==> flow/design.v <==
module cordic
  #(vectoring = 1,                                 
    width = 16,                                    
    iterations = width + 2,                        
    guard_bits = iterations - 1)                   
   (input  wire                       reset,       
    input  wire                       clk,         
    input  wire                       en,          
    input  wire  signed [width - 1:0] x0, y0, z0,  
    output logic signed [width    :0] x, y,        
    output logic signed [width - 1:0] z);          
   localparam logic signed [width - 1:0] pi_2 = 2**(width - 2);  
   function automatic logic signed [width + guard_bits - 1:0] atan_z(input integer i);
      case (i)
        0: atan_z = 33'd1073741824;
        1: atan_z = 33'd633866811;
        2: atan_z = 33'd334917815;
        3: atan_z = 33'd170009512;
        4: atan_z = 33'd85334662;
        5: atan_z = 33'd42708931;
        6: atan_z = 33'd21359677;
        7: atan_z = 33'd10680490;
        8: atan_z = 33'd5340327;
        9: atan_z = 33'd2670173;
        10: atan_z = 33'd1335088;
        11: atan_z = 33'd667544;
        12: atan_z = 33'd333772;
        13: atan_z = 33'd166886;
        14: atan_z = 33'd83443;
        15: atan_z = 33'd41722;
        16: atan_z = 33'd20861;
        17: atan_z = 33'd10430;
        default: atan_z = '0;
      endcase
   endfunction  
   logic signed [width + guard_bits    :0] xr[iterations + 1], yr[iterations + 1];
   logic signed [width + guard_bits - 1:0] zr[iterations + 1];
   always_ff @(posedge clk or posedge reset)
     if (reset)
       for (int i = 0; i < iterations + 1; ++i)
         begin
            xr[i] <= '0;
            yr[i] <= '0;
            zr[i] <= '0;
         end
     else
       if (en)
         for (int i = -1; i < iterations; ++i)
           if (i == -1)
             if (vectoring == 1)
               if (x0 < 0 && y0 >= 0)  
                 begin
                    xr[0] <= y0          << guard_bits;
                    yr[0] <= -x0         << guard_bits;
                    zr[0] <= (z0 + pi_2) << guard_bits;
                 end
               else if (x0 < 0 && y0 < 0)  
                 begin
                    xr[0] <= -y0         << guard_bits;
                    yr[0] <= x0          << guard_bits;
                    zr[0] <= (z0 - pi_2) << guard_bits;
                 end
               else
                 begin
                    xr[0] <= x0 << guard_bits;
                    yr[0] <= y0 << guard_bits;
                    zr[0] <= z0 << guard_bits;
                 end
             else
               if (z0[$left(z0)-:2] == 2'b10)  
                 begin
                    xr[0] <= y0          << guard_bits;
                    yr[0] <= -x0         << guard_bits;
                    zr[0] <= (z0 + pi_2) << guard_bits;
                 end
               else if (z0[$left(z0)-:2] == 2'b01)  
                 begin
                    xr[0] <= -y0         << guard_bits;
                    yr[0] <= x0          << guard_bits;
                    zr[0] <= (z0 - pi_2) << guard_bits;
                 end
               else
                 begin
                    xr[0] <= x0 << guard_bits;
                    yr[0] <= y0 << guard_bits;
                    zr[0] <= z0 << guard_bits;
                 end
           else
             if (vectoring == 1)
               if (yr[i] >= 0)
                 begin
                    xr[i + 1] <= xr[i] + (yr[i] >>> i);
                    yr[i + 1] <= yr[i] - (xr[i] >>> i);
                    zr[i + 1] <= zr[i] + atan_z(i);
                 end
               else
                 begin
                    xr[i + 1] <= xr[i] - (yr[i] >>> i);
                    yr[i + 1] <= yr[i] + (xr[i] >>> i);
                    zr[i + 1] <= zr[i] - atan_z(i);
                 end
             else
               if (zr[i] < 0)
                 begin
                    xr[i + 1] <= xr[i] + (yr[i] >>> i);
                    yr[i + 1] <= yr[i] - (xr[i] >>> i);
                    zr[i + 1] <= zr[i] + atan_z(i);
                 end
               else
                 begin
                    xr[i + 1] <= xr[i] - (yr[i] >>> i);
                    yr[i + 1] <= yr[i] + (xr[i] >>> i);
                    zr[i + 1] <= zr[i] - atan_z(i);
                 end
   always_ff @(posedge clk or posedge reset)
     if (reset)
       begin
          x <= '0;
          y <= '0;
          z <= '0;
       end
     else
       if (en)
         begin
            x <= round_result(xr[iterations]);
            y <= round_result(yr[iterations]);
            z <= round_result(zr[iterations]);
         end
   function signed [width:0] round_result(input signed [width + guard_bits:0] x);
      round_result = (x + 2**(guard_bits - 1)) >>> guard_bits;
   endfunction
endmodule
==> flow/run.sh <==
#!/bin/bash
# the make line also repeats each setting of config.mk as NAME=value (left out here)
make -C /OpenROAD-flow-scripts/flow DESIGN_CONFIG=/design/flow/config.mk WORK_HOME=/design/flow/orfs CLKGATE_MAP_FILE= finish
==> flow/config.mk <==
export PLATFORM = sky130hd
export DESIGN_NAME = cordic
export DESIGN_NICKNAME = cordic
export VERILOG_FILES = /design/flow/design.v
export SDC_FILE = /design/flow/constraint.sdc
export NUM_CORES = 4
export LEC_CHECK = 0
export CAP_MARGIN = 40
export CORE_MARGIN = 2
export CORE_UTILIZATION = 72
export CTS_CLUSTER_SIZE = 23
export PLACE_DENSITY = 0.64
export SETUP_SLACK_MARGIN = -0.41
export SLEW_MARGIN = 20
==> flow/constraint.sdc <==
create_clock -name core_clock -period 4.23 [get_ports {clk}]
set_input_delay 0.8460 -clock core_clock [delete_from_list [all_inputs] [get_ports {clk}]]
set_output_delay 0.8460 -clock core_clock [all_outputs]
set_load 0.01 [all_outputs]
==> results of run 1 <==
==> through the flow <==
step / setup TNS [ns] / utilization / instance area (um2)
after detailed placement: -83.17 / 0.813 / 166000
after global placement: -65.17 / 0.813 / 166000
after global routing: -139.23 / 0.863 / 176000
final: -67.79 / 0.863 / 176000
after floorplan: - / - / 148000
after CTS: -72.81 / 0.851 / 174000
==> final cells by class <==
type	count	area (um2)
inverter	661	2500
tap	2688	3360
antenna	4	10.0
sequential	1698	42500
multi-input combinational	13793	104000
clock buffer	244	5220
timing repair buffer	2132	16900
clock inverter	117	1570
fill	11654	27900
==> what timing repair did <==
item | CTS | global route
endpoints found under the setup margin | 100 | 243
resized | 174 | 448
pin swaps | 98 | 254
buffers inserted | 46 | 78
==> routing by layer <==
metal / vias up / global-route usage / wire length, um
li1: 64015 / - / -
met1: 66229 / 0.510 / 177000
met2: 5576 / 0.665 / 207000
met3: 1580 / 0.0697 / 33100
met4: 8 / 0.214 / 28300
met5: - / 0 / 55
==> results.txt, run 1 <==
The full implementation flow was run.

The flow ran to the end, but the layout failed its checks. The run did not pass the layout checks because of negative setup slack. After synthesis, the share of cell area in mux cells is 0.0834. The post-detailed-route via-to-cell ratio stands at 6.44. The area share of the largest cell type after synthesis stands at 0.288. The level count of the clock H-tree stands at 4.

The worst hold slack stands at 0.488 ns. The cell-mix breakdown from Yosys lists the compound-gate area share as 0.206. During I/O placement, the number of pins put on the boundary was 101. The number of clock sinks stands at 1,698. The count of antenna-violating nets left after detailed routing stands at 0. Per the CTS log, the buffer count on the longest clock path is 3.

The average cell area after synthesis stands at 8.94 um2. After floorplanning, the die was sized to cover 209,000 um2. For this block, the via count after detailed routing is 137,408. The logic depth of the worst path, buffers included stands at 20. On the critical path the largest part of the delay comes from AND-OR/OR-AND gates. Of the total synthesized cell area, the portion taken by AND, OR, NAND and NOR gates is 0.140. The cell count listed in synth_stat.txt stands at 16,495. The critical path in the final layout is reported with a setup slack of -0.904 ns.

For this design, the CTS-stage hold fixing added 0 buffers. The parity-gate share of the synthesized area counting xor and xnor cells stands at 0.114. The clock transition at the registers of the reported paths stands at 0.07 ns. The worst slew margin relative to its limit stands at 0.404.

According to the Yosys statistics, the synthesized design has a chip area of 148,000 um2. Per Yosys stat, the portion of area used by sequential elements is 0.288. The hold path depth stands at 2. Per the CTS log, the root buffer master is sky130_fd_sc_hd__clkbuf_16. The insertion delay of the later-clocked pin in the worst-skew pair stands at 0.88 ns. The largest single stage delay on the critical path is 0.43 ns.

The critical path ends at xr[7][31]. For reference, the critical path is launched at yr[6][8]. In this run the maximum-capacitance check reported violations numbering 0.

The number of buffers created by CTS stands at 191. Post-route period utilization is reported as 1.21. The post-synthesis async set-or-reset flop share stands at 1.00. The worst-case clock skew stands at 0.0311 ns. The DRC violation total left in the routed layout is recorded as 0.

The first-pass GRT wire length stands at 694 mm. The path with the worst hold slack has its endpoint at zr[4][1]. Per STA, the library cell used most along the worst path is sky130_fd_sc_hd__a21o_1.

The report lists the number of standard-cell rows as 166. Compared with the post-synthesis result, the final layout area differs by 19.4%. After synthesis the cells add up to 148,000 um2. Looking at the max-slew report, the worst-margin pin has a slew of 0.895 ns.

The core region is 204,000 um2. Entering global routing, the biggest net connects 178 pins. The sum of buffers and inverters on the critical path stands at 0. Traced cell by cell, the critical path runs through or3_4, nor3_4, nand2_1, or4_4, or3_4, o41ai_4, xnor2_1, ha_1, a21o_1, a21o_1, a21o_1, a21o_1, a21o_1, a21o_1, a21o_1, a41o_1, a31o_4, a21o_1, a211o_1, a22o_1. The die is 457 um wide. Summing over the stages, the warning tally comes to 102. The initial utilization of the core area, before any placement, comes to 0.723. The worst setup path is of the flop to flop kind. The gate count after technology mapping stands at 16,495. The startpoint identified for the worst hold timing path is zr[3][1]. In the post-synthesis netlist, the biggest area contributors are sky130_fd_sc_hd__dfrtp_1 29%, sky130_fd_sc_hd__ha_1 13%, sky130_fd_sc_hd__mux2_2 7.9%. The worst setup path is launched from a flop. The min-delay analysis places its worst path in the category flop to flop. At the worst endpoint, the required time is 4.98 ns. Endpoints with negative setup slack in the final report add up to 303. The first TritonRoute pass finished after 9 iterations. Looking at the reg2reg group, the worst path starts from yr[6][8]. Summed over all layers, the global routing overflow is 0. The flip-flop and latch count after synthesis stands at 1,698. The number of global-route vias before repair stands at 132,530.

The net count of the finished layout is 20,140. Per the detailed-route log, wirelength across all metal layers totals 445 mm. Logged for this run, the post-placement worst setup slack is -0.930 ns.

The height of the chip stands at 457 um. Detailed placement finished with a half-perimeter wire length of 330 mm. Of the combinational cells, the family taking the most area is AND-OR/OR-AND gates. The number of antenna violations at the first check in global routing was 9.

In the synthesized netlist the dominant register cell turns out to be sky130_fd_sc_hd__dfrtp_1. The most common cell in the synthesized netlist is sky130_fd_sc_hd__dfrtp_1. TritonCTS built the clock tree.

The final hold violation count recorded for this run is 0. Setup slack on the worst reg-to-reg path comes out at -0.90 ns. Yosys reports that the most numerous cell types are 1,698 x sky130_fd_sc_hd__dfrtp_1, 1,566 x sky130_fd_sc_hd__ha_1, 1,389 x sky130_fd_sc_hd__a21oi_1.

The mean routed wirelength per cell stands at 20.9 um. After detailed placement, the design holds a cell count of 20,899. The violation count after the first detailed-routing iteration stands at 12,455. The Yosys step of the flow raised 4 warnings. The time the worst path needs with I/O delays and setup stands at 5.13 ns.

The cell-mix breakdown from Yosys lists the adder-cell area share as 0.139. Sorting the Yosys area breakdown by cell type puts at the top sky130_fd_sc_hd__dfrtp_1. The top achievable clock speed stands at 195 MHz.

Logic depth along the worst register-to-register path is recorded as 20. The worst setup path is captured at a flop.

Per the timing report, the most critical flop-to-flop path finishes at xr[7][31]. The arrival time of data at the worst endpoint is listed as 5.89 ns.

The finished layout holds 21,337 standard cells, fillers aside. The count of pins over their slew limit stands at 0. For this design, the slowest cell found on the critical path is sky130_fd_sc_hd__or4_4.

In this run the worst path has a maximum fanout of 4. The number of unique standard cell types used by synthesis stands at 105. The placer congestion estimate stands at 0.992.

The global routing report lists combined usage of all routing layers as 0.405. Setup repair after global routing could not meet its margin everywhere. The port buffer count stands at 100. Yosys mapped a number of flops with a built-in enable equal to 0.
==> run 2, diff against run 1 <==
Settings changed: ABC_AREA from default to 0, CAP_MARGIN 40 to 20, CTS_CLUSTER_SIZE 23 to 76, SETUP_SLACK_MARGIN -0.41 to -0.31.
Clock period 4.23 ns to 3.33 ns, I/O delays scaled along.
==> run 2 against run 1 <==
The run now fails in clock tree synthesis (4_1_cts); die area stayed put; area after synthesis stayed put; synthesized cell count stayed put.
==> results.txt, run 2 <==
Physical implementation status

The AND-OR/OR-AND share of the synthesized area was 0.206 (unchanged). The flip-flop and latch count after synthesis stands at 1,698 (unchanged). The post-synthesis async set-or-reset flop share is 1.00 (unchanged). The gate count after technology mapping came to 16,495 (unchanged).

The floorplan-stage core utilization stands at 0.723 (unchanged). The cell count listed in synth_stat.txt is 16,495 (unchanged). The count of standard-cell rows stands at 166 (unchanged).

The die outline area stands at 209,000 um2 (unchanged). The placer congestion estimate came to 1.02 (+2.7%).

The die width stands at 457 um (unchanged). The I/O pin count stands at 101 (unchanged). The half-perimeter wire length after placement was 390 mm (+18%). The share of synthesized cell area in full adder, half adder and majority cells stands at 0.139 (unchanged). The first error in the log reads "[ERROR DPL-0033] detailed placement checks failed during check placement". The average cell area after synthesis stands at 8.94 um2 (unchanged). The parity-gate share of the synthesized area counting xor and xnor cells is 0.114 (unchanged). The area after detailed placement was 181,000 um2 (+9.3%).

Post-synth the commonest register cell is sky130_fd_sc_hd__dfrtp_1. The port buffer count is 100 (unchanged). The synthesis report lists the most area-consuming cells as sky130_fd_sc_hd__dfrtp_1 29%, sky130_fd_sc_hd__ha_1 13%, sky130_fd_sc_hd__mux2_2 7.9%. The flow did not finish. The number of unique standard cell types used by synthesis stands at 105 (unchanged). The synthesized chip area reported by yosys stands at 148,000 um2 (unchanged).

The multiplexer area fraction after synthesis was 0.0834 (unchanged). The fraction of the mapped netlist area in simple logic gates stands at 0.140 (unchanged). The sequential fraction of the synthesis area was 0.288 (unchanged). Summed over all instances, the cell type with the most area after synthesis is sky130_fd_sc_hd__dfrtp_1. Sorting the synthesized cells by how often they occur yields 1,698 x sky130_fd_sc_hd__dfrtp_1, 1,566 x sky130_fd_sc_hd__ha_1, 1,389 x sky130_fd_sc_hd__a21oi_1. sky130_fd_sc_hd__dfrtp_1 is the most common cell in the netlist. The number of warnings printed during yosys synthesis is 4 (unchanged). The number of enable-type register cells in the synthesized netlist stands at 0 (unchanged). The netlist area before placement is 148,000 um2 (unchanged). Grouping non-sequential cells by family puts the most area in AND-OR/OR-AND gates. The height of the chip was 457 um (unchanged). The area share of the largest cell type after synthesis was 0.288 (unchanged). According to the logs, the last stage reached was clock tree synthesis (4_1_cts).

The floorplan core area is 204,000 um2 (unchanged).
run 2: per-stage QoR:
stage / instances / worst slack (ns) / utilization / TNS, ns / hold WS, ns
after detailed placement: 22961 / -1.96 / 0.889 / -668.26 / 0.476
after global placement: 22961 / -1.86 / 0.889 / -545.13 / 0.460
after floorplan: 16630 / -20.88 / - / - / 0.443
==> run 3, diff against run 2 <==
Settings changed: ABC_AREA 0 to default, CORE_UTILIZATION 72 to 45, CTS_CLUSTER_SIZE 76 to default, PLACE_DENSITY 0.64 to default, SETUP_SLACK_MARGIN -0.31 to 0.15.
Clock period 3.33 ns to 5.39 ns, I/O delays scaled along.
==> run 3 against run 2 <==
The run now finishes clean; die area up 59%; area after synthesis is the same; synthesized cell count is the same.
==> results.txt, run 3 <==
The full implementation flow was run.

The part of the cycle the worst path needs stands at 0.946. By count the netlist is led by 1,698 x sky130_fd_sc_hd__dfrtp_1, 1,566 x sky130_fd_sc_hd__ha_1, 1,389 x sky130_fd_sc_hd__a21oi_1. The I/O pin count is 101 (unchanged). The post-layout net count stands at 18,392.

The run finished with no timing, DRC or antenna violations. The post-place setup slack stands at 0.145 ns (+2.10 ns). The number of unique standard cell types used by synthesis stands at 105 (unchanged). Setup repair after global routing could not meet its margin everywhere. For reference, the final report shows the max-slew violation count at 0. The required arrival time at the worst endpoint stands at 6.22 ns. The number of warnings printed during yosys synthesis stands at 4 (unchanged). STA lists the maximum fanout along the critical path as 4.

The tree is rooted in a sky130_fd_sc_hd__clkbuf_16. Static timing analysis puts the maximum clock frequency at 196 MHz. The average cell area after synthesis came to 8.94 um2 (unchanged). STA classifies the critical path endpoint as a flop. On the critical path the largest part of the delay comes from AND-OR/OR-AND gates.

Relative to the synthesized area, the layout overhead comes to 10.3%. At the pin with the least slew margin, the transition time is 0.998 ns.

Per the synthesis report, the dominant area consumer among library cells is sky130_fd_sc_hd__dfrtp_1. The post-synthesis async set-or-reset flop share came to 1.00 (unchanged). The worst setup path is of the flop to flop kind.

The timing report shows the most common cell along the critical path to be sky130_fd_sc_hd__a21o_1. The clock transition at the registers of the reported paths stands at 0.06 ns. The worst slew margin relative to its limit stands at 0.335. The level count of the clock H-tree stands at 4. The worst-case clock skew stands at 0.105 ns.

The logic depth of the worst path, buffers included stands at 20. The smallest setup slack after layout stands at 0.292 ns. The number of buffers created by CTS stands at 212. TritonCTS built the clock tree.

STA lists the endpoint of the worst register-to-register path as xr[7][31]. The die outline area came to 332,000 um2 (+59%). The count of placed standard cells including taps is 20,845 (-9.2%). Per the GRT congestion report, total overflow comes to 0. The height of the chip stands at 577 um (+26%). The critical path arrival stands at 5.93 ns. The number of enable-type register cells in the synthesized netlist stands at 0 (unchanged). The finished layout holds 21,243 standard cells, fillers aside. The post-detailed-route via-to-cell ratio stands at 5.69. The number of warnings in the stage logs stands at 88. The cell count listed in synth_stat.txt stands at 16,495 (unchanged).

The netlist area before placement stands at 148,000 um2 (unchanged). In the routed design, unresolved DRC markers number 0. For the final routed database, the setup TNS stands at 0 ns. The worst register-to-register path depth is 20.

The number of global-route vias before repair is 116,573. For reference, the top logic cell family by area is AND-OR/OR-AND gates. The report puts the hold buffer count at CTS at 0.

The placer congestion estimate is 0.911 (-11%). The fraction of the mapped netlist area in simple logic gates is 0.140 (unchanged). The multiplexer area fraction after synthesis stands at 0.0834 (unchanged). The half-perimeter wire length after placement is 312 mm (-20%).

The gate count after technology mapping was 16,495 (unchanged). The count of antenna-violating nets left after detailed routing stands at 0. The first-pass iteration count of the detailed router stands at 5. The die width came to 577 um (+26%).

The number of buffers on the longest clock path stands at 4. The critical path's slowest stage uses the library cell sky130_fd_sc_hd__or4_4. The synthesis report names the predominant flop master as sky130_fd_sc_hd__dfrtp_1. The first-pass GRT wire length stands at 638 mm. Summed over all routing layers, the global router reports a total usage of 0.234. The insertion delay of the later-clocked pin in the worst-skew pair stands at 0.94 ns. The sum of buffers and inverters on the critical path stands at 0. The floorplan core area stands at 327,000 um2 (+60%). The setup slack of the most critical reg-to-reg path stands at 0.29 ns. Traced cell by cell, the critical path runs through or3_4, nor3_4, nand2_1, or4_4, or3_4, o41ai_4, xnor2_1, ha_1, a21o_1, a21o_1, a21o_1, a21o_1, a21o_1, a21o_1, a21o_1, a41o_1, a31o_4, a21o_1, a211o_1, a22o_1. The critical path ends at xr[7][31]. After filler insertion, the fill cell instance count of the layout stands at 31,507.

STA classifies the critical path startpoint as a flop. The synthesized chip area reported by yosys was 148,000 um2 (unchanged). The worst path in the final design needs a cycle of 5.10 ns, including I/O delays and setup. STA lists the startpoint of the worst hold path as zr[15][0]. The number of setup violations in the final report stands at 0. In the hold timing report, the worst path depth is 2. For this sky-water flow run, the detailed-routed wirelength per cell is reported as 18.8 um.

The sequential fraction of the synthesis area is 0.288 (unchanged). Looking at the hold checks, the worst path lands on zr[16][0]. The synthesis stats list as the most numerous cell sky130_fd_sc_hd__dfrtp_1. In this run the critical register-to-register path is launched from yr[6][10].

The area share of the largest cell type after synthesis stands at 0.288 (unchanged). The number of antenna violations at the first check in global routing came to 4. The parity-gate share of the synthesized area counting xor and xnor cells is 0.114 (unchanged). The count of standard-cell rows was 210 (+27%). The worst hold slack stands at 0.440 ns. The path class of the tightest hold or removal check is flop to flop. By area the synthesized netlist is led by sky130_fd_sc_hd__dfrtp_1 29%, sky130_fd_sc_hd__ha_1 13%, sky130_fd_sc_hd__mux2_2 7.9%.

The biggest cell delay along the critical path stands at 0.43 ns. The critical path starts at yr[6][10]. Wires add up to 400 mm. Across all layers, the routed design uses 120,805 vias. The port buffer count was 100 (unchanged). The share of synthesized cell area in full adder, half adder and majority cells stands at 0.139 (unchanged). The number of max-cap violations stands at 0. The floorplan-stage core utilization stands at 0.451 (-0.271).

Detailed-route iteration 0 reported a violation count of 6,835. Entering global routing, the biggest net connects 182 pins. The flip-flop and latch count after synthesis stands at 1,698 (unchanged). The number of hold violations in the final report stands at 0.

The AND-OR/OR-AND share of the synthesized area is 0.206 (unchanged). The number of clock sinks stands at 1,698.
## run 3: metrics by stage
stage / util / cell area, um2
finish: 0.498 / 163000
global route: 0.498 / 163000
CTS: 0.496 / 162000
detailed placement: 0.475 / 155000
global placement: 0.475 / 155000
floorplan: - / 148000
## run 3: timing repair
item | 4_1_cts | 5_1_grt
setup endpoints to repair | 3 | 86
hold endpoints to repair | 0 | 0
setup buffers | 0 | 16
pin swaps | 0 | 25
resized | 2 | 102
## run 3: routing by layer
layer  up-vias  GRT usage  part of all wire
li1      60524          -                 -
met1     57764      0.306              0.45
met2      1940      0.405              0.48
met3       577     0.0248             0.035
met4         0     0.0699             0.032
met5         -          0                 0
## run 3: final cells by class
type	count	area (um2)	share of cell area
antenna	8	20.0	0.000123
clock buffer	289	6070	0.0373
clock inverter	85	986	0.00606
inverter	661	2490	0.0153
multi-input combinational	13793	102000	0.625
sequential	1698	42500	0.261
tap	4346	5440	0.0334
timing repair buffer	363	3520	0.0216
==> run 4, diff against run 3 <==
Settings changed: CORE_ASPECT_RATIO from default to 0.56, CORE_UTILIZATION 45 to 59, CTS_CLUSTER_SIZE from default to 13, GPL_TIMING_DRIVEN from default to 1, MAX_ROUTING_LAYER from default to met5, PLACE_DENSITY_LB_ADDON from default to 0.04, SETUP_SLACK_MARGIN 0.15 to 0.77, SLEW_MARGIN 20 to 15, TNS_END_PERCENT from default to 85.
Clock period 5.39 ns to 3.55 ns, I/O delays scaled along.
==> run 4 against run 3 <==
Now fails the layout checks on negative setup slack; non-clock buffer count rose by 4250; setup slack got worse by 1.8 ns; worst hold slack got worse by 0.16 ns; clock skew fell by 0.044 ns; flip-flop count did not move; critical path depth rose by 2; final area rose by 26%; core utilization rose by 33 points; register-to-register slack got worse by 1.8 ns; count of clock-buffer cells in the layout fell by 43; critical endpoint is now yr[8][33]; largest cell class unchanged.
==> results.txt, run 4 <==
The full implementation flow was run.

The placer congestion estimate came to 1.03 (+14%).

The number of hold violations in the final report came to 0 (unchanged). The first-pass iteration count of the detailed router was 6 (+1). By area the synthesized netlist is led by sky130_fd_sc_hd__dfrtp_1 29%, sky130_fd_sc_hd__ha_1 13%, sky130_fd_sc_hd__mux2_2 7.9%. Per the timing report, the most critical flop-to-flop path finishes at yr[8][33].

The count of standard-cell rows was 137 (-35%). Among all stages on the critical path, the largest delay is contributed by sky130_fd_sc_hd__or4_4. The number of hold buffers added after cts stands at 0 (unchanged). The clock transition at the registers of the reported paths stands at 0.07 ns (about the same).

The routed via count came to 149,801 (+24%). The post-route cell area stands at 206,000 um2 (+26%). The flip-flop and latch count after synthesis was 1,698 (unchanged). The floorplan core area stands at 249,000 um2 (-24%). The utilization of the core after routing was 0.826 (+0.328). In this run the clock root is driven by a sky130_fd_sc_hd__clkbuf_16. The cell count listed in synth_stat.txt was 16,495 (unchanged). The level count of the clock H-tree is 4 (unchanged). The mean routed wirelength per cell stands at 22.3 um (+18%). STA classifies the critical path endpoint as a flop. The floorplan-stage core utilization came to 0.593 (+0.141). The worst slew margin relative to its limit was 0.182 (-0.153).

TritonCTS built the clock tree. The post-synthesis async set-or-reset flop share was 1.00 (unchanged). The logic depth of the worst path, buffers included came to 22 (+10%). Setup repair after global routing could not meet its margin everywhere. The most critical min-delay path falls under primary input to asynchronous set/reset pin. The number of enable-type register cells in the synthesized netlist is 0 (unchanged). The insertion delay of the later-clocked pin in the worst-skew pair stands at 0.90 ns (-0.04 ns). The kind of cell with the highest combined delay along the critical path is simple AND/OR/NAND/NOR gates. For reference, the most critical setup path is categorized as flop to flop. The most frequently used library cell after synthesis is sky130_fd_sc_hd__dfrtp_1. The average cell area after synthesis was 8.94 um2 (unchanged). By count the netlist is led by 1,698 x sky130_fd_sc_hd__dfrtp_1, 1,566 x sky130_fd_sc_hd__ha_1, 1,389 x sky130_fd_sc_hd__a21oi_1. The smallest setup slack after layout came to -1.52 ns (-1.81 ns). The transition time at the pin with the least slew margin was 1.22 ns (+0.221 ns). The number of unique standard cell types used by synthesis stands at 105 (unchanged). The number of antenna violations at the first check in global routing stands at 32 (+28).

The pin count of the biggest net entering global routing is 195 (+7.1%). The critical path ends at yr[8][33]. The flow ran to the end, but the layout failed its checks. The number of max-cap violations came to 0 (unchanged). The biggest cell delay along the critical path stands at 0.45 ns (+0.02 ns).

STA classifies the critical path startpoint as a flop. The worst-case clock skew was 0.0615 ns (-0.0437 ns). The number of cell instances on the worst register-to-register path stands at 22 (+10%). The synthesized chip area reported by yosys stands at 148,000 um2 (unchanged). The half-perimeter wire length after placement stands at 399 mm (+28%).

The all-layer global routing usage is 0.396 (+0.162). The I/O pin count stands at 101 (unchanged). The total wire length came to 543 mm (+36%). Tracing the worst setup path back leads to its startpoint at xr[7][11].

The multiplexer area fraction after synthesis stands at 0.0834 (unchanged). The AND-OR/OR-AND share of the synthesized area stands at 0.206 (unchanged). The top achievable clock speed stands at 197 MHz (+0.51%). The flow measured a signed area growth from synthesis to layout of 39.3%. STA lists the startpoint of the worst register-to-register path as xr[7][11]. The highest fanout seen on the critical path was 5 (+1). The share of synthesized cell area in full adder, half adder and majority cells stands at 0.139 (unchanged). The port buffer count came to 100 (unchanged).

The number of remaining DRC errors stands at 0 (unchanged). The die width came to 672 um (+17%). The count of pins over their slew limit stands at 0 (unchanged).

The cell type that accounts for the most area after synthesis is sky130_fd_sc_hd__dfrtp_1. The time the worst path needs with I/O delays and setup stands at 5.07 ns (-0.0257 ns). The sequential fraction of the synthesis area stands at 0.288 (unchanged). The violation count after the first detailed-routing iteration stands at 17,322 (+150%).

The total congestion overflow after global routing stands at 0 (unchanged). The number of setup violations in the final report stands at 727 (+727). The number of clock sinks stands at 1,698 (unchanged). The number of buffers created by CTS was 179 (-16%). In this run the layout check failures are negative setup slack. The post-detailed-route via-to-cell ratio stands at 6.13 (+7.9%). The count of antenna-violating nets left after detailed routing stands at 0 (unchanged). The die outline area is 254,000 um2 (-24%). Among all flip-flop cells after synthesis, the most frequent one is sky130_fd_sc_hd__dfrtp_1. The number of buffers on the longest clock path stands at 4 (unchanged).

The required arrival time at the worst endpoint stands at 4.29 ns (-1.93 ns). The report lists the cells along the critical path as nor3_2, nand3_2, or2_4, or3_4, or4_4, o31ai_4, xor2_1, ha_1, and4_4, buf_6, a21oi_1, o21ai_1, a21oi_2, nor2b_4, a41oi_2, buf_4, nand4_1, a31oi_4, a311o_1, a31oi_2, xnor2_1, mux2_4. The setup slack of the most critical reg-to-reg path was -1.52 ns (-1.81 ns).

Yosys shows that the main logic family after synthesis is AND-OR/OR-AND gates. The number of global-route vias before repair came to 138,295 (+19%). The gate count after technology mapping stands at 16,495 (unchanged). The area after detailed placement stands at 182,000 um2 (+17%). The part of the cycle the worst path needs stands at 1.43 (+0.483). The netlist area before placement is 148,000 um2 (unchanged).

The area share of the largest cell type after synthesis stands at 0.288 (unchanged). The parity-gate share of the synthesized area counting xor and xnor cells was 0.114 (unchanged). The height of the chip came to 378 um (-34%). The first-pass GRT wire length stands at 802 mm (+26%).

The fraction of the mapped netlist area in simple logic gates stands at 0.140 (unchanged). The post-layout net count stands at 22,609 (+23%). The number of warnings in the stage logs is 91 (+3.4%). The sum of buffers and inverters on the critical path came to 2 (+2).

The critical path arrival stands at 5.81 ns (-0.12 ns). The number of warnings printed during yosys synthesis stands at 4 (unchanged).
==> run 4: layout make-up <==
type,instances,area (um2)
Antenna cell,14,35.0
Clock buffer,246,5080
Multi-Input combinational cell,13793,113000
Sequential cell,1698,42500
Timing Repair Buffer,4613,37200
Tap cell,3336,4170
Fill cell,15342,43300
Inverter,661,2550
Clock inverter,59,657
==> run 4: metal layers <==
metal / share of wire / GRT usage
met4: 0.018 / 0.0549
met2: 0.38 / 0.503
met5: 0.00063 / 0.00530
met3: 0.14 / 0.148
met1: 0.47 / 0.629
==> run 4: what timing repair did <==
action	4_1_cts	5_1_grt
setup buffers	268	293
setup endpoints to repair	1201	1271
pin swaps	785	1049
gates resized	1380	1585
cloned	0	4
hold endpoints to repair	0	0
==> run 4: stage by stage <==
step	hold slack [ns]	std cells	setup slack [ns]	setup TNS (ns)
3_5_place_dp	0.476	23535	-1.79	-481.40
3_3_place_gp	0.472	23534	-1.73	-447.24
2_1_floorplan	0.443	16630	-20.70	-
4_1_cts	0.230	24108	-1.40	-345.02
5_1_grt	0.276	24410	-1.69	-494.21
6_report	0.278	24420	-1.52	-387.54
==> run 5, diff against run 4 <==
Settings changed: CORE_ASPECT_RATIO 0.56 to default, CORE_UTILIZATION 59 to 45, CTS_CLUSTER_SIZE 13 to default, GPL_TIMING_DRIVEN 1 to default, MAX_ROUTING_LAYER met5 to default, PLACE_DENSITY_LB_ADDON 0.04 to default, SETUP_SLACK_MARGIN 0.77 to default, SLEW_MARGIN 15 to 20, TNS_END_PERCENT 85 to default.
Clock period 3.55 ns to 5.5 ns, I/O delays scaled along.
==> run 5 against run 4 <==
Now clean on timing, DRC and antenna; clock skew down 0.019 ns; critical endpoint is now xr[14][28]; largest cell class unchanged; final cell count down 13%; core utilization down 33 points; via count down 19%.
==> results.txt, run 5 <==
The full implementation flow was run.

The run finished with no timing, DRC or antenna violations. The number of global-route vias before repair was 115,172 (-17%). The cell sitting at the root of the clock tree is a sky130_fd_sc_hd__clkbuf_16. The count of pins over their slew limit came to 0 (unchanged). The worst hold slack came to 0.469 ns (+0.192 ns). The sum of buffers and inverters on the critical path stands at 1 (-1).

The placer congestion estimate stands at 0.910 (-12%). The first-pass GRT wire length stands at 633 mm (-21%). The floorplan core area is 327,000 um2 (+31%). The number of buffers on the longest clock path is 4 (unchanged). TritonCTS built the clock tree.

The hold path depth stands at 1. On the critical path the largest part of the delay comes from simple AND/OR/NAND/NOR gates.

The area share of the largest cell type after synthesis was 0.288 (unchanged). The clock transition at the registers of the reported paths was 0.06 ns (about the same). The I/O pin count was 101 (unchanged). The post-synthesis async set-or-reset flop share stands at 1.00 (unchanged).

After synthesis, the largest family of logic cells by area is AND-OR/OR-AND gates. In this run the worst hold path is classified as flop to flop. The transition time at the pin with the least slew margin came to 0.950 ns (-0.269 ns). The launch point of the critical path was reported as yr[13][19].

The height of the chip stands at 577 um (+52%). The die width is 577 um (-14%). The synthesized chip area reported by yosys was 148,000 um2 (unchanged). The time the worst path needs with I/O delays and setup stands at 5.29 ns (+0.220 ns). The share of synthesized cell area in full adder, half adder and majority cells stands at 0.139 (unchanged). The port buffer count stands at 100 (unchanged). The post-detailed-route via-to-cell ratio came to 5.69 (-7.3%). The worst-case clock skew stands at 0.0429 ns (-0.0186 ns).

The multiplexer area fraction after synthesis stands at 0.0834 (unchanged). The level count of the clock H-tree was 4 (unchanged). The area after detailed placement was 155,000 um2 (-15%). The first-pass iteration count of the detailed router came to 8 (+2).

The sequential fraction of the synthesis area stands at 0.288 (unchanged). The smallest setup slack after layout is 0.208 ns (+1.73 ns). The routed via count was 120,688 (-19%). The post-place setup slack stands at 0.187 ns (+1.97 ns). The worst slew margin relative to its limit is 0.367 (+0.185). The total wire length was 398 mm (-27%). Ranked by total cell area, the synthesized netlist is headed by sky130_fd_sc_hd__dfrtp_1 29%, sky130_fd_sc_hd__ha_1 13%, sky130_fd_sc_hd__mux2_2 7.9%. The flip-flop and latch count after synthesis is 1,698 (unchanged). The average cell area after synthesis stands at 8.94 um2 (unchanged). The required arrival time at the worst endpoint stands at 6.27 ns (+1.98 ns). The capture point of the critical path was reported as xr[14][28]. The number of clock sinks stands at 1,698 (unchanged). The top achievable clock speed stands at 189 MHz (-4.2%).

The count of antenna-violating nets left after detailed routing came to 0 (unchanged). The timing report shows that the slowest cell on the worst path is sky130_fd_sc_hd__or4_1.

The number of max-cap violations stands at 0 (unchanged). The parity-gate share of the synthesized area counting xor and xnor cells stands at 0.114 (unchanged). The number of hold buffers added after cts was 0 (unchanged).

The post-route cell area is 162,000 um2 (-21%). The floorplan-stage core utilization was 0.451 (-0.141). The AND-OR/OR-AND share of the synthesized area came to 0.206 (unchanged). The count of standard-cell rows stands at 210 (+53%). STA classifies the critical path startpoint as a flop. The number of buffers created by CTS is 211 (+18%). The number of hold violations in the final report stands at 0 (unchanged).

The final setup TNS was 0 ns (+387.54 ns). The pin count of the biggest net entering global routing stands at 185 (-5.1%).

The half-perimeter wire length after placement was 312 mm (-22%). The capture point of the worst register-to-register path is recorded as xr[14][28]. The setup slack of the most critical reg-to-reg path stands at 0.21 ns (+1.73 ns).

The logic depth of the worst path, buffers included stands at 18 (-18%). The netlist area before placement came to 148,000 um2 (unchanged). The mean routed wirelength per cell stands at 18.8 um (-16%).

The insertion delay of the later-clocked pin in the worst-skew pair stands at 0.92 ns (+0.02 ns). The number of remaining DRC errors came to 0 (unchanged). In this run the critical path is formed by or4_1, or2_2, or4_1, or4_1, o21ai_0, xnor2_1, ha_1, nor2b_1, o21ai_0, nand2b_1, or4_1, o21ai_1, a211oi_1, nor3_2, buf_4, nor3_1, or3_1, a31o_2. The fraction of the mapped netlist area in simple logic gates stands at 0.140 (unchanged). The highest fanout seen on the critical path stands at 4 (-1). The biggest cell delay along the critical path came to 0.54 ns (+0.09 ns). The number of cell instances on the worst register-to-register path stands at 18 (-18%). The cell count listed in synth_stat.txt stands at 16,495 (unchanged). The endpoint of the worst hold path is reported as zr[13][2]. The most used flip-flop cell after synthesis is sky130_fd_sc_hd__dfrtp_1. The post-layout net count stands at 18,350 (-19%). The number of warnings printed during yosys synthesis came to 4 (unchanged). In the setup report, the worst path falls into the class flop to flop. From synthesis to final layout, the design area changed by 9.92%. STA classifies the critical path endpoint as a flop. In this design, the critical path's most frequently occurring cell is sky130_fd_sc_hd__or4_1. Of all cell types, the one taking the most synthesized area is sky130_fd_sc_hd__dfrtp_1. The gate count after technology mapping is 16,495 (unchanged). The number of setup violations in the final report came to 0 (-100%).

The violation count after the first detailed-routing iteration stands at 6,943 (-60%). The number of unique standard cell types used by synthesis stands at 105 (unchanged). The part of the cycle the worst path needs was 0.962 (-0.467). The number of antenna violations at the first check in global routing was 7 (-78%). The total congestion overflow after global routing stands at 0 (unchanged). The synthesis stats list as the most numerous cell sky130_fd_sc_hd__dfrtp_1. The commonest cells after synthesis are 1,698 x sky130_fd_sc_hd__dfrtp_1, 1,566 x sky130_fd_sc_hd__ha_1, 1,389 x sky130_fd_sc_hd__a21oi_1.

The number of warnings in the stage logs was 98 (+7.7%). For the worst min-delay path, the startpoint reported by OpenROAD is zr[12][2]. In this run the critical register-to-register path is launched from yr[13][19]. The critical path arrival came to 6.06 ns (+0.25 ns). The die outline area stands at 332,000 um2 (+31%). The all-layer global routing usage stands at 0.233 (-0.164). The number of enable-type register cells in the synthesized netlist is 0 (unchanged).
[run 5: layer usage]
metal  global-route usage  part of all wire  routed length [um]  up-vias
li1                     -                 -                   -    60403
met1                0.306              0.45              180000    57712
met2                0.401              0.48              191000     1974
met3               0.0210             0.034               13400      597
met4               0.0745             0.034               13600        2
met5                    0          0.000025                  10        -
[run 5: per-stage QoR]
stage	utilization	std cells
2_1_floorplan	-	16630
3_3_place_gp	0.474	20818
3_5_place_dp	0.474	20819
4_1_cts	0.496	21203
5_1_grt	0.496	21209
6_report	0.496	21212
[run 5: timing repair]
item	4_1_cts	5_1_grt
buffers inserted	0	1
setup endpoints to repair	0	18
gates resized	0	17
[run 5: final cells by class]
cell class / count / area [um2]
Tap cell: 4346 / 5440
Fill cell: 31399 / 165000
Timing Repair Buffer: 322 / 3190
Inverter: 661 / 2490
Clock buffer: 293 / 6050
Sequential cell: 1698 / 42500
Clock inverter: 91 / 1120
Antenna cell: 8 / 20.0
Multi-Input combinational cell: 13793 / 101000
==> run 6, diff against run 5 <==
Settings changed: ABC_AREA from default to 1, CORE_UTILIZATION 45 to 72, CTS_CLUSTER_SIZE from default to 76, PLACE_DENSITY from default to 0.64.
Clock period 5.5 ns to 3.66 ns, I/O delays scaled along.
==> run 6 against run 5 <==
The layout now fails its checks (negative setup slack); fmax up 41%; worst hold slack worse by 0.18 ns; setup slack got worse by 0.30 ns; critical path type unchanged; largest cell class unchanged; highest routed layer unchanged.
==> results.txt, run 6 <==
The full implementation flow was run.

The run finished, with violations left. The run did not pass the layout checks because of negative setup slack. The flip-flop and latch count after synthesis stands at 1,698 (unchanged). The cell count listed in synth_stat.txt was 28,081 (+70%). TritonCTS built the clock tree. The netlist area before placement came to 178,000 um2 (+20%). The number of cell instances on the worst register-to-register path stands at 23 (+5). The level count of the clock H-tree stands at 4 (unchanged).

The highest fanout seen on the critical path stands at 7 (+3). The tally of filler cells in the layout stands at 18,423 (-41%). The cell family contributing the most delay on the critical path is simple AND/OR/NAND/NOR gates. The critical path arrival was 4.50 ns (-1.56 ns).

The worst setup path is launched from a flop. The number of clock sinks stands at 1,698 (unchanged). The number of setup violations in the final report stands at 3 (+3). The number of unique standard cell types used by synthesis was 71 (-32%). The routed via count is 202,757 (+68%).

Among the non-sequential cells, simple AND/OR/NAND/NOR gates take the most area. The parity-gate share of the synthesized area counting xor and xnor cells came to 0.0501 (-0.0642). The violation count after the first detailed-routing iteration is 27,758 (+300%).

The synthesized chip area reported by yosys came to 178,000 um2 (+20%). The count of placed standard cells including taps stands at 31,462 (+51%). The number of hold violations in the final report is 0 (unchanged). The number of hold buffers added after cts stands at 0 (unchanged). For reference, the critical path is captured by yr[18][31].

The average cell area after synthesis came to 6.33 um2 (-29%). The number of max-cap violations was 0 (unchanged). The die outline area came to 251,000 um2 (-25%).

The multiplexer area fraction after synthesis came to 0 (-0.0834). In the synthesized netlist, the cells that appear most often are 6,993 x sky130_fd_sc_hd__nand2_1, 3,854 x sky130_fd_sc_hd__inv_1, 3,108 x sky130_fd_sc_hd__nor2_1. The routed wire length on met2 stands at 273 mm (+43%). The I/O pin count stands at 101 (unchanged). The share of synthesized cell area in full adder, half adder and majority cells stands at 0.115 (-0.0236). The setup slack of the most critical reg-to-reg path was -0.09 ns (-0.30 ns). The clock transition at the registers of the reported paths is 0.07 ns (about the same). The mean routed wirelength per cell stands at 19.8 um (+5.7%). According to the timing report, the critical path is launched from xr[17][18]. The post-detailed-route via-to-cell ratio was 6.34 (+11%).

The count of pins over their slew limit is 0 (unchanged). The fraction of the mapped netlist area in simple logic gates stands at 0.331 (+0.190). The largest individual stage delay along the critical path comes from the cell sky130_fd_sc_hd__dfrtp_1. The final instance count without filler cells stands at 31,962 (+51%). The all-layer global routing usage stands at 0.480 (+0.247). The number of antenna violations at the first check in global routing came to 20 (+13).

The transition time at the pin with the least slew margin stands at 1.02 ns (+0.0660 ns). After detailed routing, no signal wire sits above met5. The number of buffers on the longest clock path stands at 3 (-1). The utilization of the core after routing is 0.800 (+0.304).

The first-pass GRT wire length is 980 mm (+55%). The gate count after technology mapping is 28,081 (+70%). Counting stages on the worst path, the most repeated cell is sky130_fd_sc_hd__nand3_1. The worst-case clock skew was 0.0482 ns (+0.00534 ns).

The number of remaining DRC errors came to 0 (unchanged). The total wire length stands at 634 mm (+59%). The type recorded for the worst min-delay path is primary input to asynchronous set/reset pin.

The port buffer count stands at 100 (unchanged). The half-perimeter wire length after placement stands at 489 mm (+57%). The worst hold slack was 0.293 ns (-0.177 ns). The root buffer cell chosen for the clock tree is sky130_fd_sc_hd__clkbuf_16. The worst slew margin relative to its limit stands at 0.316 (-0.0512). The height of the chip came to 501 um (-13%). The total congestion overflow after global routing stands at 0 (unchanged). The time the worst path needs with I/O delays and setup is 3.75 ns (-1.54 ns). By instance count, the leading cell after synthesis is sky130_fd_sc_hd__nand2_1. The smallest setup slack after layout was -0.0879 ns (-0.296 ns). The count of standard-cell rows stands at 182 (-13%).

The top achievable clock speed came to 267 MHz (+41%). The number of global-route vias before repair came to 187,213 (+63%). The post-route met1 wirelength stands at 232 mm (+29%). STA classifies the critical path endpoint as a flop. The insertion delay of the later-clocked pin in the worst-skew pair stands at 0.91 ns (about the same).

The placer congestion estimate came to 1.13 (+24%). The required arrival time at the worst endpoint stands at 4.41 ns (-1.86 ns). The count of antenna-violating nets left after detailed routing came to 0 (unchanged). The logic depth of the worst path, buffers included is 23 (+5). The detailed-routed wire length on met3 came to 77.2 mm (+480%). The floorplan-stage core utilization stands at 0.723 (+0.272). The post-layout net count is 30,230 (+65%). sky130_fd_sc_hd__dfrtp_1 takes more of the synthesized area than any other cell. The number of warnings in the stage logs stands at 107 (+9.2%). From synthesis to final layout, the design area changed by 10.6%. The sum of buffers and inverters on the critical path was 5 (+4).

The number of warnings printed during yosys synthesis stands at 4 (unchanged).

In the synthesized netlist the dominant register cell turns out to be sky130_fd_sc_hd__dfrtp_1. Setup repair after global routing could not meet its margin everywhere. The sequential fraction of the synthesis area stands at 0.239 (-0.0489). Looking at the reg2reg group, the worst path starts from xr[17][18]. The first-pass iteration count of the detailed router stands at 17 (+9). Listed in order, past its start point the critical path passes inv_2, ha_2, inv_1, nor3_2, nand2_2, nor3_4, nand3_2, nor3_4, nand3_2, buf_4, buf_6, o21ai_0, ha_1, inv_1, o21bai_1, nand3_1, nand3_1, nand2_1, nand2_1, a21oi_2, nand3_1, nand3_1, o21ai_0.

The post-place setup slack was -0.0583 ns (-0.245 ns). The worst setup path is of the flop to flop kind. The biggest cell delay along the critical path stands at 0.40 ns (-0.14 ns).

The die width stands at 501 um (-13%). The floorplan core area came to 246,000 um2 (-25%).

Yosys attributes the largest share of cell area to sky130_fd_sc_hd__dfrtp_1 24%, sky130_fd_sc_hd__nand2_1 15%, sky130_fd_sc_hd__ha_1 11%. The post-synthesis async set-or-reset flop share is 1.00 (unchanged). The part of the cycle the worst path needs stands at 1.02 (+0.0619).

The number of buffers created by CTS is 192 (-9.0%). Per the timing report, the most critical flop-to-flop path finishes at yr[18][31]. The AND-OR/OR-AND share of the synthesized area stands at 0.170 (-0.0357). The area share of the largest cell type after synthesis is 0.239 (-0.0489).

The number of enable-type register cells in the synthesized netlist came to 0 (unchanged). The pin count of the biggest net entering global routing was 155 (-16%).
run 6: layout make-up:
type / count / area (um2) / area share
Sequential cell: 1698 / 42500 / 0.216
Timing Repair Buffer: 682 / 6140 / 0.0312
Antenna cell: 15 / 37.5 / 0.000191
Tap cell: 3220 / 4030 / 0.0205
Inverter: 3875 / 14600 / 0.0742
Clock inverter: 107 / 1380 / 0.00704
Multi-Input combinational cell: 22118 / 122000 / 0.623
Clock buffer: 247 / 5370 / 0.0273
run 6: repair_timing:
action | in CTS | in global routing
pin swaps | 0 | 261
hold endpoints to repair | 0 | 0
buffers inserted | 0 | 130
cloned | 0 | 1
gates resized | 11 | 1094
endpoints found under the setup margin | 12 | 455
run 6: through the flow:
step           TNS (ns)  instance area [um2]
2_1_floorplan         -               178000
3_3_place_gp          0               185000
3_5_place_dp    -0.0984               185000
4_1_cts               0               192000
5_1_grt           -9.25               197000
6_report         -0.162               197000
run 6: routing by layer:
metal | GRT usage | vias up
met5 | 0 | -
met1 | 0.592 | 91924
li1 | - | 93541
met3 | 0.113 | 3528
met2 | 0.753 | 13758
met4 | 0.308 | 6
==> run 7, diff against run 6 <==
Settings changed: ABC_AREA 1 to 0, CELL_PAD_IN_SITES_GLOBAL_PLACEMENT from default to 0, CTS_CLUSTER_DIAMETER from default to 325, CTS_CLUSTER_SIZE 76 to default, MIN_ROUTING_LAYER from default to met1, PLACE_DENSITY 0.64 to 0.66, SETUP_SLACK_MARGIN from default to 0.66, SLEW_MARGIN 20 to 30, TNS_END_PERCENT from default to 45.
Clock period 3.66 ns to 5.03 ns, I/O delays scaled along.
==> run 7 against run 6 <==
The layout still fails its checks (negative setup slack); register-to-register slack gained 0.08 ns; global-route usage shrank 9.6 points; synthesized cell count is 41% lower; largest cell class unchanged; non-clock buffer count rose by 62.
==> results.txt, run 7 <==
The full implementation flow was run.

The floorplan-stage core utilization stands at 0.723 (about the same). The first-pass GRT wire length stands at 658 mm (-33%). The netlist area before placement is 148,000 um2 (-17%).

The biggest cell delay along the critical path stands at 0.50 ns (+0.10 ns). The violation count after the first detailed-routing iteration was 11,527 (-58%).

From synthesis to final layout, the design area changed by 13.1%. Traced cell by cell, the critical path runs through or3_4, nor3_4, nand2_2, or4_4, or3_4, o41ai_4, xnor2_1, ha_1, a21o_1, a21o_1, a21o_1, a21o_1, a21o_1, a21o_1, a21o_1, a41o_1, a31o_2, a21o_1, a211o_1, a22o_1. The sum of buffers and inverters on the critical path stands at 0 (-5). The number of antenna violations at the first check in global routing is 4 (-80%). The post-synthesis async set-or-reset flop share stands at 1.00 (unchanged).

The combinational gate area is 105,000 um2 (-14%). The hold path depth stands at 1. The sequential fraction of the synthesis area stands at 0.288 (+0.0489). The fraction of the mapped netlist area in simple logic gates was 0.140 (-0.190). The number of warnings printed during yosys synthesis stands at 4 (unchanged). The highest fanout seen on the critical path stands at 3 (-4).

The worst slew margin relative to its limit stands at 0.284 (-0.0314). The type recorded for the worst min-delay path is flop to flop. STA classifies the critical path startpoint as a flop. The checks that failed: negative setup slack. The all-layer global routing usage was 0.384 (-0.0960). The mean routed wirelength per cell stands at 21.0 um (+5.7%).

The area occupied by registers stands at 42,600 um2 (about the same). The run finished, with violations left. The transition time at the pin with the least slew margin stands at 1.07 ns (+0.0578 ns). The number of max-cap violations is 0 (unchanged). The timing report shows that the slowest cell on the worst path is sky130_fd_sc_hd__or4_4.

For the worst min-delay path, the startpoint reported by OpenROAD is zr[16][27]. The level count of the clock H-tree came to 4 (unchanged). Setup repair after global routing could not meet its margin everywhere. In this run the worst setup path terminates at xr[7][31]. The count of antenna-violating nets left after detailed routing stands at 0 (unchanged). The total wire length came to 418 mm (-34%). The count of pins over their slew limit came to 0 (unchanged).

The pin count of the biggest net entering global routing was 203 (+31%). The half-perimeter wire length after placement is 307 mm (-37%). The post-detailed-route via-to-cell ratio is 6.49 (+2.3%). The worst setup path is of the flop to flop kind.

The placer congestion estimate was 1.02 (-10%). Hold analysis lists the worst path endpoint as zr[16][27]. The final setup TNS came to -0.0102 ns (+0.152 ns). The flip-flop and latch count after synthesis was 1,698 (unchanged). After synthesis, the most frequently instantiated cells are 1,698 x sky130_fd_sc_hd__dfrtp_1, 1,566 x sky130_fd_sc_hd__ha_1, 1,389 x sky130_fd_sc_hd__a21oi_1. The logic depth of the worst path, buffers included came to 20 (-13%). The number of unique standard cell types used by synthesis stands at 105 (+48%). The number of buffers on the longest clock path is 3 (unchanged). The required arrival time at the worst endpoint stands at 5.75 ns (+1.34 ns).

The top achievable clock speed is 198 MHz (-26%). The clock transition at the registers of the reported paths is 0.06 ns (about the same). The number of setup violations in the final report stands at 1 (-2). The count of standard-cell rows stands at 166 (-8.8%). The number of cell instances on the worst register-to-register path stands at 20 (-13%). The parity-gate share of the synthesized area counting xor and xnor cells is 0.114 (+0.0642). Per STA, the worst path accumulates the most delay in the family AND-OR/OR-AND gates. The time the worst path needs with I/O delays and setup came to 5.04 ns (+1.29 ns). The part of the cycle the worst path needs stands at 1.00 (-0.0220). The area share of the largest cell type after synthesis stands at 0.288 (+0.0489).

The average cell area after synthesis stands at 8.94 um2 (+41%). The synthesized chip area reported by yosys stands at 148,000 um2 (-17%). The number of hold violations in the final report was 0 (unchanged). The insertion delay of the later-clocked pin in the worst-skew pair was 0.86 ns (-0.05 ns). The gate count after technology mapping stands at 16,495 (-41%). The AND-OR/OR-AND share of the synthesized area stands at 0.206 (+0.0357). Among all flip-flop cells after synthesis, the most frequent one is sky130_fd_sc_hd__dfrtp_1. The post-layout net count is 18,749 (-38%).

The cell count listed in synth_stat.txt was 16,495 (-41%). The port buffer count came to 100 (unchanged). The critical path arrival was 5.76 ns (+1.26 ns). The synthesis stats list as the most numerous cell sky130_fd_sc_hd__dfrtp_1. The synthesized design spends more area on one cell type than any other, namely sky130_fd_sc_hd__dfrtp_1. The number of enable-type register cells in the synthesized netlist is 0 (unchanged). The number of clock sinks stands at 1,698 (unchanged). The height of the chip stands at 457 um (-8.8%). Per the timing report, the most critical flop-to-flop path originates at yr[6][10]. The utilization of the core after routing is 0.817 (+0.0175). The cell sitting at the root of the clock tree is a sky130_fd_sc_hd__clkbuf_16. The number of remaining DRC errors stands at 0 (unchanged). The I/O pin count stands at 101 (unchanged). The routed via count was 129,328 (-36%). The post-route cell area stands at 167,000 um2 (-15%).

The number of warnings in the stage logs stands at 95 (-11%). The endpoint identified for the worst register-to-register timing path is xr[7][31]. The worst hold slack came to 0.486 ns (+0.193 ns). TritonCTS built the clock tree. The die width is 457 um (-8.8%). The worst-case clock skew came to 0.0454 ns (-0.00282 ns). The share of synthesized cell area in full adder, half adder and majority cells was 0.139 (+0.0236).

The die outline area stands at 209,000 um2 (-17%). STA classifies the critical path endpoint as a flop. The tally of filler cells in the layout stands at 13,200 (-28%).

The critical path starts at yr[6][10]. The synthesis run identifies the leading combinational cell family as AND-OR/OR-AND gates. The total congestion overflow after global routing stands at 0 (unchanged).

Yosys attributes the largest share of cell area to sky130_fd_sc_hd__dfrtp_1 29%, sky130_fd_sc_hd__ha_1 13%, sky130_fd_sc_hd__mux2_2 7.9%. The smallest setup slack after layout came to -0.0102 ns (+0.0777 ns). The floorplan core area was 204,000 um2 (-17%). The number of global-route vias before repair stands at 123,338 (-34%). The area after detailed placement stands at 154,000 um2 (-17%). Among the stages of the critical path, the cell type that occurs most often is sky130_fd_sc_hd__a21o_1. The first-pass iteration count of the detailed router stands at 8 (-9). The setup slack of the most critical reg-to-reg path is -0.01 ns (+0.08 ns).

The multiplexer area fraction after synthesis was 0.0834 (+0.0834). The number of buffers created by CTS stands at 188 (-2.1%).
## run 7: layout make-up
class,instances,area share
diodes,2,0.0000300
repair buffers,744,0.0384
multi-input cells,13793,0.631
inverters,661,0.0150
clock buffers,245,0.0316
clock inverters,106,0.00838
well taps,2688,0.0202
flip-flops and latches,1698,0.255
## run 7: routing by layer
layer,track usage,vias up,wire [um]
met3,0.0514,1095,27400
li1,-,61164,-
met2,0.627,4634,195000
met5,0,-,13
met1,0.509,62433,174000
met4,0.171,2,21300
## run 7: timing repair
item                                    CTS  global route
pin swaps                               269           294
buffers inserted                        128           147
gates resized                           512           456
cloned                                    0             0
hold buffers                              0             0
endpoints found under the setup margin  276           411
## run 7: stage by stage
step,std cells,setup WS (ns)
2_1_floorplan,16630,-19.52
3_3_place_gp,19308,-0.0350
3_5_place_dp,19308,-0.140
4_1_cts,19787,-0.0256
5_1_grt,19937,-0.208
6_report,19937,-0.0102
==> run 8, diff against run 7 <==
Settings changed: ABC_AREA 0 to default, CELL_PAD_IN_SITES_GLOBAL_PLACEMENT 0 to default, CORE_UTILIZATION 72 to 38, CTS_CLUSTER_DIAMETER 325 to default, MIN_ROUTING_LAYER met1 to default, PLACE_DENSITY 0.66 to default, SETUP_SLACK_MARGIN 0.66 to default, SLEW_MARGIN 30 to 20, TNS_END_PERCENT 45 to default.
Clock period 5.03 ns to 8.14 ns, I/O delays scaled along.
==> run 8 against run 7 <==
The run now finishes clean; die area up 89%; clock skew shrank 0.0023 ns; setup slack improved by 2.4 ns; flip-flop count unchanged; via count shrank 8.2%; count of clock-buffer cells in the layout up 39; wire length decreased by 6.5%; final area shrank 2.8%; fmax fell by 13%; synthesized cell count did not move; global-route usage is 19 points lower; largest cell class unchanged; highest routed layer is now met4.
==> results.txt, run 8 <==
The full implementation flow was run.

The run finished with no timing, DRC or antenna violations. Walking the worst path, the cells encountered are inv_1, ha_1, nand3_1, or2_2, or3_1, or4_1, o31ai_1, xor2_1, ha_1, and4_1, nand3_1, or3_1, nor3_1, a31oi_1, a41oi_1, nand4_1, a31oi_1, a311o_1, a31oi_1, xnor2_1, mux2_2. The critical path is of the flop to flop type. In this run the layout overhead on the synthesized area is reported as 9.92%. The half-perimeter wire length after placement stands at 302 mm (-1.7%). The number of gates resized after CTS stands at 0 (-100%).

The insertion delay of the later-clocked pin in the worst-skew pair was 0.91 ns (+0.05 ns). The number of remaining DRC errors is 0 (unchanged). The routed via count stands at 118,741 (-8.2%).

STA classifies the critical path startpoint as a flop.

The netlist area before placement stands at 148,000 um2 (unchanged). The startpoint identified for the worst hold timing path is zr[8][23]. The first-pass iteration count of the detailed router is 6 (-2). The total wire length is 391 mm (-6.5%). The count of pins over their slew limit was 0 (unchanged). The cell count listed in synth_stat.txt stands at 16,495 (unchanged). The number of warnings in the stage logs was 125 (+32%). The clock transition at the registers of the reported paths stands at 0.07 ns (about the same). The area share of the largest cell type after synthesis is 0.288 (unchanged).

Counting stages on the worst path, the most repeated cell is sky130_fd_sc_hd__a31oi_1. The height of the chip is 627 um (+37%). The worst hold slack was 0.484 ns (-0.00120 ns). The final setup TNS stands at 0 ns (+0.0102 ns). The floorplan core area stands at 386,000 um2 (+89%). The post-synthesis async set-or-reset flop share stands at 1.00 (unchanged). Broken down by cell family, the worst path's largest delay share belongs to simple AND/OR/NAND/NOR gates.

The number of buffers created by CTS was 209 (+11%). The die outline area stands at 393,000 um2 (+89%). The worst slew margin relative to its limit was 0.305 (+0.0207). The floorplan-stage core utilization was 0.382 (-0.340). The endpoint of the worst hold path is reported as zr[8][23].

The number of hold buffers added after cts stands at 0 (unchanged). According to the timing report, the critical path is launched from xr[7][7]. Checking hold timing, the worst path is listed with class flop to flop.

The logic depth of the worst path, buffers included stands at 21 (+5.0%). The mean routed wirelength per cell stands at 17.9 um (-15%). The average cell area after synthesis stands at 8.94 um2 (unchanged).

The number of setup violations in the final report stands at 0 (-1). Looking at the cell usage after synthesis, the top flip-flop cell is sky130_fd_sc_hd__dfrtp_1. The required arrival time at the worst endpoint was 8.91 ns (+3.16 ns). The I/O pin count is 101 (unchanged). The violation count after the first detailed-routing iteration stands at 6,857 (-41%). The total congestion overflow after global routing was 0 (unchanged). The highest fanout seen on the critical path stands at 6 (+3).

The critical path arrival stands at 6.53 ns (+0.77 ns). The number of hold violations in the final report stands at 0 (unchanged). The transition time at the pin with the least slew margin was 1.04 ns (-0.0310 ns). The post-detailed-route via-to-cell ratio stands at 5.42 (-16%). The count of standard-cell rows is 228 (+37%). For reference, the critical path is captured by yr[8][33]. The number of buffers on the longest clock path stands at 4 (+1). STA lists the startpoint of the worst register-to-register path as xr[7][7]. Looking at the gate-level netlist, the highest instance count belongs to sky130_fd_sc_hd__dfrtp_1. The count of antenna-violating nets left after detailed routing came to 0 (unchanged). The number of max-cap violations came to 0 (unchanged). The biggest cell delay along the critical path stands at 0.48 ns (-0.02 ns). The AND-OR/OR-AND share of the synthesized area stands at 0.206 (unchanged). The count of placed standard cells including taps stands at 21,515 (+11%). The all-layer global routing usage is 0.194 (-0.190). The flip-flop and latch count after synthesis is 1,698 (unchanged). On the critical path, the stage with the largest delay is an instance of sky130_fd_sc_hd__a31oi_1. The port buffer count came to 100 (unchanged).

The commonest cells after synthesis are 1,698 x sky130_fd_sc_hd__dfrtp_1, 1,566 x sky130_fd_sc_hd__ha_1, 1,389 x sky130_fd_sc_hd__a21oi_1. The sum of buffers and inverters on the critical path stands at 1 (+1). The number of cell instances on the worst register-to-register path stands at 21 (+5.0%). The share of synthesized cell area in full adder, half adder and majority cells is 0.139 (unchanged). The number of global-route vias before repair is 114,740 (-7.0%).

The multiplexer area fraction after synthesis stands at 0.0834 (unchanged). The parity-gate share of the synthesized area counting xor and xnor cells stands at 0.114 (unchanged). In this run the clock root is driven by a sky130_fd_sc_hd__clkbuf_16. For reference, the top logic cell family by area is AND-OR/OR-AND gates. Setup repair after global routing left no endpoint under its margin. The level count of the clock H-tree stands at 4 (unchanged).

The pin count of the biggest net entering global routing was 191 (-5.9%). The fraction of the mapped netlist area in simple logic gates was 0.140 (unchanged). TritonCTS built the clock tree.

The worst-case clock skew is 0.0432 ns (-0.00226 ns). The time the worst path needs with I/O delays and setup stands at 5.76 ns (+0.724 ns). The number of warnings printed during yosys synthesis stands at 4 (unchanged).

The setup slack of the most critical reg-to-reg path stands at 2.38 ns (+2.39 ns). The first-pass GRT wire length stands at 628 mm (-4.6%).

The placer congestion estimate stands at 0.908 (-11%). STA classifies the critical path endpoint as a flop. The final instance count without filler cells stands at 21,899 (+9.8%).

The top achievable clock speed stands at 173 MHz (-13%). The number of unique standard cell types used by synthesis is 105 (unchanged). The number of enable-type register cells in the synthesized netlist was 0 (unchanged).

The die width came to 627 um (+37%). The number of setup buffers added after CTS is 0 (-100%). The sequential fraction of the synthesis area is 0.288 (unchanged). The gate count after technology mapping is 16,495 (unchanged). By area the synthesized netlist is led by sky130_fd_sc_hd__dfrtp_1 29%, sky130_fd_sc_hd__ha_1 13%, sky130_fd_sc_hd__mux2_2 7.9%.

The number of clock sinks came to 1,698 (unchanged). The hold path depth came to 1 (unchanged). The synthesized chip area reported by yosys was 148,000 um2 (unchanged).

The post-layout net count was 18,214 (-2.9%). The part of the cycle the worst path needs is 0.708 (-0.294). The number of antenna violations at the first check in global routing is 1 (-3). Sorting the Yosys area breakdown by cell type puts at the top sky130_fd_sc_hd__dfrtp_1. In this run the critical register-to-register path is captured at yr[8][33].
==> run 8: cell type report <==
class	instances	area, um2
repair buffers	188	1920
multi-input cells	13793	101000
fillers	38433	224000
inverters	661	2490
well taps	5175	6470
clock inverters	98	1530
clock buffers	284	5980
diodes	2	5.00
flip-flops and latches	1698	42500
==> run 8: metrics by stage <==
step	setup slack [ns]	util	area, um2
floorplan	-17.03	-	148000
global placement	2.29	0.401	155000
detailed placement	2.45	0.401	155000
CTS	2.46	0.420	162000
global route	2.10	0.420	162000
finish	2.38	0.420	162000
==> run 8: routing by layer <==
layer	wire, um	track usage
met1	175000	0.248
met2	190000	0.341
met3	11300	0.0163
met4	14600	0.0682
met5	0	0
